// mips_pipeline
    module mips_pipeline(clk, rst, imem_addr, imem_rdata, dmem_addr, dmem_wdata, dmem_we, dmem_rdata);
Settings: LEC_CHECK=0, CAP_MARGIN=20, CELL_PAD_IN_SITES_DETAIL_PLACEMENT=1, CORE_MARGIN=2, CORE_UTILIZATION=40, SLEW_MARGIN=20, TNS_END_PERCENT=95; clock period 15.0 ns.
run.sh (not shown) runs the stock make flow with config.mk's settings and CLKGATE_MAP_FILE=.
==> next run, changes <==
Settings changed: CELL_PAD_IN_SITES_DETAIL_PLACEMENT 1 to default, CORE_UTILIZATION 40 to 70, CTS_CLUSTER_SIZE from default to 25, TNS_END_PERCENT 95 to default.
Clock period 15.0 ns to 11.7 ns, I/O delays scaled along.
This time the run finished but failed the layout checks on setup timing; combinational power increases by 26%; non-clock buffer count is unchanged; first-iteration DRC count climbs by 42%.
==> next run, changes <==
Settings changed: CORE_UTILIZATION 70 to 60, CTS_CLUSTER_SIZE 25 to default, HOLD_SLACK_MARGIN from default to 0.3, SETUP_SLACK_MARGIN from default to 1.71.
Clock period 11.7 ns to 7.67 ns, I/O delays scaled along.
The new run produced a layout that fails on setup timing.
Clock skew is about the same.
Non-clock buffer count grows by 53.
Core utilization shrinks by 10 points.
Worst hold slack got worse by 0.0039 ns.
Sequential power grows by well over a third.
Cell count grows by a few percent.
Register-to-register slack got worse by 4.0 ns.
Fmax grows slightly.
Synthesized cell count does not change.
Wire length grows slightly.
==> next run, changes <==
Settings changed: CORE_UTILIZATION 60 to 40, HOLD_SLACK_MARGIN 0.3 to default, PLACE_DENSITY from default to 0.6, SETUP_SLACK_MARGIN 1.71 to default.
Clock period 7.67 ns to 14.6 ns, I/O delays scaled along.
What happened:
- This time the run completed with no timing, DRC or antenna violations
- combinational power decreases by 50%
- via count shrinks by 1.9%
- clock-buffer cell count went up by 2
- flip-flop count stays the same
- hold slack hardly moves
- design area rose by 0.76%
- wire length increases by 4.1%
- utilization came out lower by 23 points
- clock power falls by 45%

---

mips_pipeline again, from the RTL that the note above started with.
clock: 9.79 ns
lec_check: 0
cap_margin: 30
cell_pad_in_sites_detail_placement: 1
core_margin: 2
core_utilization: 27
hold_slack_margin: 0.27
slew_margin: 40
tns_end_percent: 95
The baseline completed, yet does not pass: setup timing.
Next try:
Settings changed: ABC_AREA from default to 1, CAP_MARGIN 30 to 20, CELL_PAD_IN_SITES_DETAIL_PLACEMENT 1 to default, CORE_UTILIZATION 27 to 68, CTS_CLUSTER_SIZE from default to 96, HOLD_SLACK_MARGIN 0.27 to default, PLACE_DENSITY from default to 0.37, SLEW_MARGIN 40 to 20, TNS_END_PERCENT 95 to default.
Clock period 9.79 ns to 20.6 ns, I/O delays scaled along.
The new run completed without violations.
Maximum frequency decreases by 20%.
Die size decreases by 58%.
Area after synthesis increases by 4.2%.
Via count increases by 34%.
Routed wire length increases by 2.9%.
Next try:
Settings changed: ABC_AREA 1 to default, CORE_UTILIZATION 68 to 72, CTS_CLUSTER_SIZE 96 to 58, PLACE_DENSITY 0.37 to 0.64.
Clock period 20.6 ns to 8.1 ns, I/O delays scaled along.
The changed run finished but failed the layout checks on setup timing; clock skew is about the same; critical path depth fell by 7; sequential power is higher to 2.5 times its value; routed wire length drops by roughly a tenth; global-route usage went down by 0.49 points; count of clock-buffer cells in the layout decreases by 21; final cell count falls by a quarter to a third.

---

Starting RTL as in the previous note.
export LEC_CHECK = 0
export CAP_MARGIN = 25
export CELL_PAD_IN_SITES_DETAIL_PLACEMENT = 1
export CORE_MARGIN = 10
export CORE_UTILIZATION = 27
export CTS_CLUSTER_SIZE = 31
export HOLD_SLACK_MARGIN = 0.27
export SLEW_MARGIN = 25
export TNS_END_PERCENT = 95
create_clock -name core_clock -period 9.53 [get_ports {clk}]
The first run produced a layout that fails on setup timing.
==> next run, changes <==
==> flow/config.mk (replaced) <==
export PLATFORM = sky130hd
export DESIGN_NAME = mips_pipeline
export DESIGN_NICKNAME = mips_pipeline
export VERILOG_FILES = /design/flow/design.v
export SDC_FILE = /design/flow/constraint.sdc
export NUM_CORES = 4
export LEC_CHECK = 0
export CAP_MARGIN = 20
export CORE_MARGIN = 2
export CORE_UTILIZATION = 40
export PLACE_DENSITY = 0.6
export SETUP_SLACK_MARGIN = 4.01
export SLEW_MARGIN = 20
==> flow/constraint.sdc (replaced) <==
create_clock -name core_clock -period 14.6 [get_ports {clk}]
set_input_delay 2.9200 -clock core_clock [delete_from_list [all_inputs] [get_ports {clk}]]
set_output_delay 2.9200 -clock core_clock [all_outputs]
set_load 0.01 [all_outputs]
Outcome: Now the flow completed with no timing, DRC or antenna violations. Worst setup slack gets better by 5.1 ns. Final area drops by a few percent. Routed wire length fell by roughly a tenth.
==> next run, changes <==
--- a/flow/config.mk
+++ b/flow/config.mk
@@ -10 +10 @@
-export CORE_UTILIZATION = 40
+export CORE_UTILIZATION = 57
@@ -12 +11,0 @@
-export SETUP_SLACK_MARGIN = 4.01
==> flow/constraint.sdc (replaced) <==
create_clock -name core_clock -period 8.28 [get_ports {clk}]
set_input_delay 1.6560 -clock core_clock [delete_from_list [all_inputs] [get_ports {clk}]]
set_output_delay 1.6560 -clock core_clock [all_outputs]
set_load 0.01 [all_outputs]
Result:
- With this change the flow reached the layout checks and failed them: setup timing
- final area is about the same
- die size decreases by 30%
- utilization increases by 20 points
- power went up by 79%
==> next run, changes <==
--- a/flow/config.mk
+++ b/flow/config.mk
@@ -9,2 +9,4 @@
-export CORE_MARGIN = 2
-export CORE_UTILIZATION = 57
+export CORE_ASPECT_RATIO = 1.41
+export CORE_MARGIN = 7
+export CORE_UTILIZATION = 22
+export MIN_ROUTING_LAYER = met2
@@ -12 +14 @@
-export SLEW_MARGIN = 20
+export SLEW_MARGIN = 5
==> flow/constraint.sdc (replaced) <==
create_clock -name core_clock -period 17.5 [get_ports {clk}]
set_input_delay 3.5000 -clock core_clock [delete_from_list [all_inputs] [get_ports {clk}]]
set_output_delay 3.5000 -clock core_clock [all_outputs]
set_load 0.01 [all_outputs]
Outcome: With this change the flow produced a clean layout. Global-route usage is lower by 13 points. Flip-flop count stays the same. Hold slack barely changes.
Power is estimated from default activity; no workload was simulated.
